== run A ==
## IOTDF
module IOTDF( clk, rst, in_en, iot_in, fn_sel, busy, valid, iot_out);
Size: ~5600 cells after synthesis, about 870 flip-flops, about 49000 sq um of cells after synthesis.
==> flow/config.mk <==
export PLATFORM = sky130hd
export DESIGN_NAME = IOTDF
export DESIGN_NICKNAME = IOTDF
export VERILOG_FILES = /design/flow/design.v
export SDC_FILE = /design/flow/constraint.sdc
export NUM_CORES = 4
export LEC_CHECK = 0
export ABC_AREA = 0
export CAP_MARGIN = 35
export CELL_PAD_IN_SITES_DETAIL_PLACEMENT = 1
export CORE_MARGIN = 2
export CORE_UTILIZATION = 25
export GPL_ROUTABILITY_DRIVEN = 1
export MAX_ROUTING_LAYER = met5
export MIN_ROUTING_LAYER = met1
export PLACE_DENSITY_LB_ADDON = 0.09
export SLEW_MARGIN = 20
export TNS_END_PERCENT = 15
==> flow/constraint.sdc <==
create_clock -name core_clock -period 3.71 [get_ports {clk}]
set_input_delay 0.7420 -clock core_clock [delete_from_list [all_inputs] [get_ports {clk}]]
set_output_delay 0.7420 -clock core_clock [all_outputs]
set_load 0.01 [all_outputs]
run.sh (not shown) runs the stock make flow with config.mk's settings and CLKGATE_MAP_FILE=.
--- input diff run A..run B ---
Settings: CAP_MARGIN: 35 -> 15; TNS_END_PERCENT: 15 -> unset; PLACE_DENSITY_LB_ADDON: 0.09 -> unset; CORE_UTILIZATION: 25 -> 45; ABC_AREA: 0 -> unset; MIN_ROUTING_LAYER: met1 -> unset; CELL_PAD_IN_SITES_DETAIL_PLACEMENT: 1 -> unset; MAX_ROUTING_LAYER: met5 -> unset; GPL_ROUTABILITY_DRIVEN: 1 -> unset; the clock period (ns, I/O delays scaled along): 3.71 -> 5.0.
--- outcome ---
The higher worst-case setup slack after placement came out of run B. Comparing run A and run B, the lower tally of clock buffers in the finished layout was measured on run B. Looking at total vias in the final route, run B sits 756 lower than run A does.
[inputs] run C vs run B
Settings: setting CELL_PAD_IN_SITES_DETAIL_PLACEMENT to 2 for the first time; changing SLEW_MARGIN from 20 to 40; setting CTS_CLUSTER_SIZE to 15 for the first time; setting CTS_CLUSTER_DIAMETER to 369 for the first time; setting SETUP_SLACK_MARGIN to -0.32 for the first time; setting HOLD_SLACK_MARGIN to -0.06 for the first time; setting TNS_END_PERCENT to 95 for the first time; setting CORE_ASPECT_RATIO to 1.16 for the first time.
--- outcome ---
Fmax was lower in the run labelled run C.
When the final numbers for run B and run C were put side by side, the number of max-cap violations turned out to be greater in run C.
Run B ended up with sky130_fd_sc_hd__nor2_1 as its library cell contributing the largest single delay on the critical path; run C ended up with sky130_fd_sc_hd__o21ai_0.
From the logs: run C reached the end of the flow and failed the layout checks with max-capacitance violations, max-slew violations.
[run C] critical path depth fell 1 relative to run B
Changes observed in run C relative to run B: total die size held steady, final worst-path cycle share grew by 12 points, clock slew at the register clock pins of the worst setup and hold paths grew by 0.03 ns, buffer count excluding the clock tree in the final layout grew by 18.
Diff run B -> run C | wire length on met1 | increase of about 23%
Re final count of hold timing violations: no difference whatsoever between run B and run C.
Setup changes, run C to run D
Settings: a change of CELL_PAD_IN_SITES_DETAIL_PLACEMENT from 2 to 1; an added GPL_TIMING_DRIVEN of 1; an added MAX_ROUTING_LAYER of met4; a change of CAP_MARGIN from 15 to 40; a change of TNS_END_PERCENT from 95 to 100; a deleted SETUP_SLACK_MARGIN that had been -0.32; a change of SLEW_MARGIN from 40 to 20; a change of CTS_CLUSTER_DIAMETER from 369 to 292; an added GPL_ROUTABILITY_DRIVEN of 0; a deleted CTS_CLUSTER_SIZE that had been 15; an added CELL_PAD_IN_SITES_GLOBAL_PLACEMENT of 3; a change of CORE_UTILIZATION from 45 to 67; a deleted CORE_ASPECT_RATIO that had been 1.16; an added PLACE_DENSITY_LB_ADDON of 0.26; a change of HOLD_SLACK_MARGIN from -0.06 to 0.09.
[summary]
Run D: FLW-0024 in global placement without I/O -> run aborted
The flow completed for run C, but it is not clean: the layout still shows max-capacitance violations, max-slew violations.
Comparing run C against run D, there is no change at all in post-synthesis cell type count.
Re initial standard-cell utilization of the core: run D and run C aren't equal, and the lower value belongs to run C.
Compared run D against run C; complex-gate fraction of the synthesized area within noise.
As far as share of flip-flops with an asynchronous set or reset after synthesis goes, run D and run C are indistinguishable; the numbers are identical.
On number of enable-type register cells in the synthesized netlist, run D and run C are neck and neck.
Number of nets produced by synthesis: run D vs run C — no meaningful difference
Taking run C as the reference point, the floorplan core area of run D falls by 36000 sq um.
Run D vs run C — die boundary height dropped by more than 10%
Die size: run D is under run C
For run E, these inputs were changed with respect to run D:
Settings: CTS_CLUSTER_SIZE: unset -> 15; CORE_UTILIZATION: 67 -> 45; CELL_PAD_IN_SITES_GLOBAL_PLACEMENT: 3 -> unset; HOLD_SLACK_MARGIN: 0.09 -> unset; TNS_END_PERCENT: 100 -> 10; MAX_ROUTING_LAYER: met4 -> unset; SETUP_SLACK_MARGIN: unset -> -0.32; GPL_TIMING_DRIVEN: 1 -> unset; SLEW_MARGIN: 20 -> 40; GPL_ROUTABILITY_DRIVEN: 0 -> unset; CTS_CLUSTER_DIAMETER: 292 -> 369; PLACE_DENSITY_LB_ADDON: 0.26 -> unset; CAP_MARGIN: 40 -> 15; CELL_PAD_IN_SITES_DETAIL_PLACEMENT: 1 -> 2.
### Flow results
Nothing crashed in run E and all stages finished; the problem is that the final layout failed, the offending checks being max-capacitance violations.
Between run E and run D, the number of register bits inferred by synthesis figures differ only marginally.
Run E ended up with a higher die area than run D did.
Run E and run D ended up with nearly the same async set-or-reset flop fraction in the synthesized netlist.
Synthesized area: run D vs run E identical

========
== JK ==
IOTDF again, from the RTL that the note above started with.
==> flow/config.mk <==
export PLATFORM = sky130hd
export DESIGN_NAME = IOTDF
export DESIGN_NICKNAME = IOTDF
export VERILOG_FILES = /design/flow/design.v
export SDC_FILE = /design/flow/constraint.sdc
export NUM_CORES = 4
export LEC_CHECK = 0
export CAP_MARGIN = 25
export CELL_PAD_IN_SITES_DETAIL_PLACEMENT = 2
export CORE_ASPECT_RATIO = 1.16
export CORE_MARGIN = 5
export CORE_UTILIZATION = 45
export CTS_CLUSTER_DIAMETER = 369
export CTS_CLUSTER_SIZE = 15
export SETUP_SLACK_MARGIN = -0.32
export SLEW_MARGIN = 40
export TNS_END_PERCENT = 95
==> flow/constraint.sdc <==
create_clock -name core_clock -period 5.0 [get_ports {clk}]
set_input_delay 1.0000 -clock core_clock [delete_from_list [all_inputs] [get_ports {clk}]]
set_output_delay 1.0000 -clock core_clock [all_outputs]
set_load 0.01 [all_outputs]
Changes in MS relative to JK:
# JK
export LEC_CHECK = 0
export CAP_MARGIN = 25
export CELL_PAD_IN_SITES_DETAIL_PLACEMENT = 2
export CORE_ASPECT_RATIO = 1.16
export CORE_MARGIN = 5
export CORE_UTILIZATION = 45
export CTS_CLUSTER_DIAMETER = 369
export CTS_CLUSTER_SIZE = 15
export SETUP_SLACK_MARGIN = -0.32
export SLEW_MARGIN = 40
export TNS_END_PERCENT = 95
create_clock -name core_clock -period 5.0 [get_ports {clk}]
# MS
export LEC_CHECK = 0
export CAP_MARGIN = 5
export CELL_PAD_IN_SITES_DETAIL_PLACEMENT = 2
export CORE_MARGIN = 2
export CORE_UTILIZATION = 42
export CTS_CLUSTER_DIAMETER = 292
export HOLD_SLACK_MARGIN = 0.09
export SLEW_MARGIN = 20
export TNS_END_PERCENT = 10
create_clock -name core_clock -period 5.0 [get_ports {clk}]
--- outcome ---
STATUS run=MS STAGES=ALL_DONE FINAL_CHECKS=FAILED CAUSE=capacitance limit, slew limit. Sort JK and MS by length in cells of the worst reg-to-reg path asc -> top: MS. Timing-limited maximum frequency in MS is 7.4 MHz above JK. In the route summary, MS ends up with a via count below that of JK. Lower critical path depth was reported by MS, not JK. Between JK and MS, design internal power is lower for JK, MS comes in above that.
Here is what was changed in the inputs of AL compared with MS.
# MS
export LEC_CHECK = 0
export CAP_MARGIN = 5
export CELL_PAD_IN_SITES_DETAIL_PLACEMENT = 2
export CORE_MARGIN = 2
export CORE_UTILIZATION = 42
export CTS_CLUSTER_DIAMETER = 292
export HOLD_SLACK_MARGIN = 0.09
export SLEW_MARGIN = 20
export TNS_END_PERCENT = 10
create_clock -name core_clock -period 5.0 [get_ports {clk}]
# AL
export LEC_CHECK = 0
export CAP_MARGIN = 5
export CELL_PAD_IN_SITES_DETAIL_PLACEMENT = 2
export CORE_MARGIN = 2
export CORE_UTILIZATION = 42
export SLEW_MARGIN = 20
export TNS_END_PERCENT = 10
create_clock -name core_clock -period 5.0 [get_ports {clk}]
==> comparison <==
On design area, MS and AL are neck and neck. Re highest attainable clock frequency: no difference whatsoever between MS and AL. Although AL finished all stages, its layout failed final checks on capacitance limit, slew limit. AL against MS: number of cells on the critical path was more or less identical; first-pass GRT wire length was more or less identical.
Relative to AL, the following input files were edited for TR:
# AL
export LEC_CHECK = 0
export CAP_MARGIN = 5
export CELL_PAD_IN_SITES_DETAIL_PLACEMENT = 2
export CORE_MARGIN = 2
export CORE_UTILIZATION = 42
export SLEW_MARGIN = 20
export TNS_END_PERCENT = 10
create_clock -name core_clock -period 5.0 [get_ports {clk}]
# TR
export LEC_CHECK = 0
export CAP_MARGIN = 20
export CORE_MARGIN = 2
export CORE_UTILIZATION = 9
export SLEW_MARGIN = 20
create_clock -name core_clock -period 6.84 [get_ports {clk}]
Findings:
On proportion of cell area spent on the clock network: TR sits below AL. Taking AL as the reference, in TR gate count of the mapped netlist closely matched the old numbers; sequential share of power increased by 2.7 points relative to the old numbers; switching power total decreased by about 40% relative to the old numbers; die area increased by about 360% relative to the old numbers; cell depth of the worst setup path increased by 1 relative to the old numbers. TR ended with every stage complete and zero timing, DRC or antenna violations. Delta(total power draw, TR - AL) < 0.

========
== run 1 ==
Starting RTL as in the previous note.
Settings: LEC_CHECK=0, ABC_AREA=1, CAP_MARGIN=15, CORE_MARGIN=2, CORE_UTILIZATION=72, CTS_CLUSTER_DIAMETER=233, CTS_CLUSTER_SIZE=96, PLACE_DENSITY=0.39, SLEW_MARGIN=20; clock period 2.08 ns.
Run 1: GRT-0232 in global routing (5_1_grt) -> run aborted
Setup changes, run 1 to run 2
- removing ABC_AREA (formerly 1)
- removing PLACE_DENSITY (formerly 0.39)
- removing CTS_CLUSTER_SIZE (formerly 96)
- changing CORE_UTILIZATION from 72 to 52
- changing CAP_MARGIN from 15 to 20
- removing CTS_CLUSTER_DIAMETER (formerly 233)
- changing the clock period (ns, I/O delays scaled along) from 2.08 to 4.18
### Flow results
Run 2 closes out successfully: all stages finished, all timing, DRC and antenna checks passed.
Die outline area: run 2 > run 1
[compare] base=run 1 new=run 2: number of instances resized during post-cts repair fell by 258; final RePlAce weighted congestion fell by 0.074; worst slack at placement rose by 1.16 ns; half-perimeter wire length after placement fell by about 11%.
Comparing run 1 and run 2, cell area reported after detailed placement is higher on run 1.
Run 2 ended up with AND-OR/OR-AND gates as its combinational family with the most area after synthesis; run 1 ended up with simple AND/OR/NAND/NOR gates.
Cmp run 2 vs run 1: cell area after synthesis lower in run 2
Changes in run 3 relative to run 2:
- swapping 52 for 64 in CORE_UTILIZATION
- swapping 4.18 for 3.74 in the clock period (ns, I/O delays scaled along)
## What came out
Diff run 2 -> run 3: worst reg-to-reg setup slack shows a reduction of 0.30 ns; core utilization of the finished layout shows an increase of 14 points.
In run 3 the number of cell rows turned out 12 lower than in run 2.
Changes observed in run 3 relative to run 2: count of unresolved DRC violations after routing was more or less identical; detail-routed net length per standard cell fell 1.4%; sequential fraction of design power now larger.
Run 2 -> run 3: sum of negative setup slack delta 0, exact match
NOTE: area growth from synthesis to layout in run 3 falls short of that of run 2
Run 3 vs run 2: number of clock buffers inserted by TritonCTS down by a few percent
Relative to run 2, run 3 improves total non-filler cell area in the finished layout.
Edits applied to the flow inputs when going from run 3 to run 4:
- CORE_UTILIZATION changed from 64 to 65
- the clock period (ns, I/O delays scaled along) changed from 3.74 to 3.93
### Flow results
- Number of ordinary and repair buffers in the finished layout in run 4 is 2.1% above run 3.
- The final reports for run 4 and run 3 show power density of the placed cells lower in the former.
- Changes observed in run 4 relative to run 3: number of global-route vias before repair lost 382, global-route wire length before repair did not really move, worst setup timing slack at the placement stage went up 0.19 ns, fraction of the cycle the final worst path needs lower, worst hold-check slack went up.
- Data arrival at the endpoint of the critical path: run 4 > run 3
- Across both runs, shortest clock period the worst path allows after layout was higher for run 4 than for run 3.

========
Starting RTL as in the previous note.
export LEC_CHECK = 0
export CAP_MARGIN = 20
export CORE_MARGIN = 2
export CORE_UTILIZATION = 72
export CTS_CLUSTER_DIAMETER = 376
export CTS_CLUSTER_SIZE = 25
export HOLD_SLACK_MARGIN = 0.29
export MAX_ROUTING_LAYER = met4
export PLACE_DENSITY_LB_ADDON = 0.03
export SETUP_SLACK_MARGIN = -0.39
export SLEW_MARGIN = 20
create_clock -name core_clock -period 3.93 [get_ports {clk}]
Change:
- CORE_UTILIZATION: 72 -> 68
- CTS_CLUSTER_DIAMETER: 376 -> not set
- CTS_CLUSTER_SIZE: 25 -> 37
- HOLD_SLACK_MARGIN: 0.29 -> not set
- PLACE_DENSITY_LB_ADDON: 0.03 -> not set
- SETUP_SLACK_MARGIN: -0.39 -> not set
- clock period: 3.93 -> 2.38 ns (I/O delays scaled with it)
After rerunning: The new run never finished: it broke off in global routing on ODB-0269. Die size rose by 5.8%. Area after synthesis stays the same. Synthesized cell count does not change.
Change:
- CORE_UTILIZATION: 68 -> 66
- CTS_CLUSTER_SIZE: 37 -> not set
- clock period: 2.38 -> 2.94 ns (I/O delays scaled with it)
After rerunning: With this change the flow ran to the end with no violations; die area grows by 3.0%; synthesized area stays the same; synthesized cell count stays the same.
Change:
- CORE_UTILIZATION: 66 -> 40
- MAX_ROUTING_LAYER: met4 -> not set
- clock period: 2.94 -> 3.74 ns (I/O delays scaled with it)
Result:
- synthesized area is unchanged
- non-clock buffer count decreases by 212
- power decreases by 24%
- combinational power decreases by 25%
- critical path depth does not change
- setup slack is better by 0.43 ns
- cell area decreases by 2.2%
Change:
- CORE_UTILIZATION: 40 -> 35
The new run ran to the end with no violations.
Utilization fell by 5.5 points.
Die size rose by 14%.
Setup slack gets worse by 0.046 ns.
Clock skew is about the same.
Clock-buffer cell count fell by 2.
Cell count rose by 3.5%.
Maximum frequency fell by 1.4%.
Wire length rose by about 2%.
Change:
- CORE_UTILIZATION: 35 -> 59
- CTS_CLUSTER_SIZE: not set -> 99
- clock period: 3.74 -> 4.88 ns (I/O delays scaled with it)
Effect: The changed run finished with timing, DRC and antenna clean. Final cell count came out lower by roughly a tenth. Critical path depth came out lower by 1. Fmax came out lower by a little under a tenth. Power came out lower by a quarter to a third. Hold slack barely changes. Design area came out lower by a few percent. Clock power came out lower by about a fifth. Worst setup slack gets better by 0.86 ns. Sequential power came out lower by about a fifth. Clock skew came out higher by 0.0043 ns. Die size came out lower by well over a third.

========
IOTDF again, from the RTL that the note above started with.
Design IOTDF, start of the top module:
module IOTDF( clk, rst, in_en, iot_in, fn_sel, busy, valid, iot_out);
input          clk;
input          rst;
input          in_en;
input  [7:0]   iot_in;
input  [2:0]   fn_sel;
output         busy;
output         valid;
output [127:0] iot_out;
localparam DES_ENCRYPT = 3'b001;
localparam DES_DECRYPT = 3'b010;
localparam CRC_GEN     = 3'b011;
localparam SORT        = 3'b100;
localparam IDLE    = 2'd0;
localparam LOAD    = 2'd1;
(* fsm_encoding = "auto" *) reg [1:0]   current_state, next_state;
reg [3:0]   load_cnt, load_cnt_next;
reg         load_sel, load_sel_next;
reg [127:0] data_buf0, data_buf0_next;
reg [127:0] data_buf1, data_buf1_next;
reg [1:0]   buffer_full, buffer_full_next;
reg         compute_sel, compute_sel_next;
reg         compute_active, compute_active_next;
reg         busy_reg, busy_reg_next;
reg [127:0] result_reg, result_reg_next;
reg         valid_reg, valid_reg_next;
reg         des_start_reg, des_start_reg_next;
reg         crc_sort_start_reg, crc_sort_start_reg_next;
reg         des_en_reg, des_en_reg_next;
reg         crc_sort_en_reg, crc_sort_en_reg_next;
(* synopsys_clock_gating = "true" *) wire enable;
function automatic [127:0] write_byte;
    input [127:0] word_in;
    input [3:0]  byte_idx;
    input [7:0]  byte_value;
    begin
        write_byte = word_in;
        case (byte_idx)
            4'd0:  write_byte[7:0]       = byte_value;
            4'd1:  write_byte[15:8]      = byte_value;
            4'd2:  write_byte[23:16]     = byte_value;
            4'd3:  write_byte[31:24]     = byte_value;
            4'd4:  write_byte[39:32]     = byte_value;
            4'd5:  write_byte[47:40]     = byte_value;
            4'd6:  write_byte[55:48]     = byte_value;
            4'd7:  write_byte[63:56]     = byte_value;
            4'd8:  write_byte[71:64]     = byte_value;
            4'd9:  write_byte[79:72]     = byte_value;
            4'd10: write_byte[87:80]     = byte_value;
  ...
make LEC_CHECK=0 ABC_AREA=0 CAP_MARGIN=5 CELL_PAD_IN_SITES_DETAIL_PLACEMENT=1 CELL_PAD_IN_SITES_GLOBAL_PLACEMENT=3 CORE_MARGIN=2 CORE_UTILIZATION=22 HOLD_SLACK_MARGIN=0.09 PLACE_DENSITY=0.58 SETUP_SLACK_MARGIN=0.57 SLEW_MARGIN=20 finish   # period 2.64 ns
Then changed:
Settings changed: ABC_AREA 0 to default, CELL_PAD_IN_SITES_DETAIL_PLACEMENT 1 to default, CELL_PAD_IN_SITES_GLOBAL_PLACEMENT 3 to default, CORE_UTILIZATION 22 to 66, CTS_CLUSTER_DIAMETER from default to 378, HOLD_SLACK_MARGIN 0.09 to default, MAX_ROUTING_LAYER from default to met4, PLACE_DENSITY 0.58 to default, SETUP_SLACK_MARGIN 0.57 to default.
Clock period 2.64 ns to 2.37 ns, I/O delays scaled along.
This time the run completed, yet does not pass: negative setup slack. Die size falls by 66%. Cell area is lower by 9.5%. Via count rose by about 17%. Total power rose by about 7%. Wire length came out lower by 11%. Global-route usage came out higher by 34 points.
Then changed:
Settings changed: CAP_MARGIN 5 to 20, CORE_UTILIZATION 66 to 10, CTS_CLUSTER_DIAMETER 378 to default, MAX_ROUTING_LAYER met4 to default.
Clock period 2.37 ns to 7.94 ns, I/O delays scaled along.
Now the flow went through all stages and came out clean. Synthesized area does not change. Clock power goes down by 71%. Register-to-register slack is better by 4.4 ns. Clock-buffer cell count goes up by 5. Total power goes down by 73%. First-iteration DRC count goes down by 51%.
Then changed:
Settings changed: CORE_UTILIZATION 10 to 40.
Clock period 7.94 ns to 5.0 ns, I/O delays scaled along.
Hold slack barely changes.
Count of clock-buffer cells in the layout falls by 4.
Sequential power rises by well over a third.
Critical path depth rises by 1.
Via count hardly moves.
Cell area falls by a little under a tenth.
Then changed:
Settings changed: CAP_MARGIN 20 to 40, CELL_PAD_IN_SITES_DETAIL_PLACEMENT from default to 1, CORE_UTILIZATION 40 to 52, CTS_CLUSTER_DIAMETER from default to 292, GPL_ROUTABILITY_DRIVEN from default to 0, GPL_TIMING_DRIVEN from default to 0, HOLD_SLACK_MARGIN from default to 0.09, MAX_ROUTING_LAYER from default to met4, PLACE_DENSITY_LB_ADDON from default to 0.26, TNS_END_PERCENT from default to 100.
Outcome: This time the run stopped in global routing with GRT-0116; synthesized cell count is unchanged; synthesized area stays the same; die area falls by 23%.
Power is estimated from default activity; no workload was simulated.
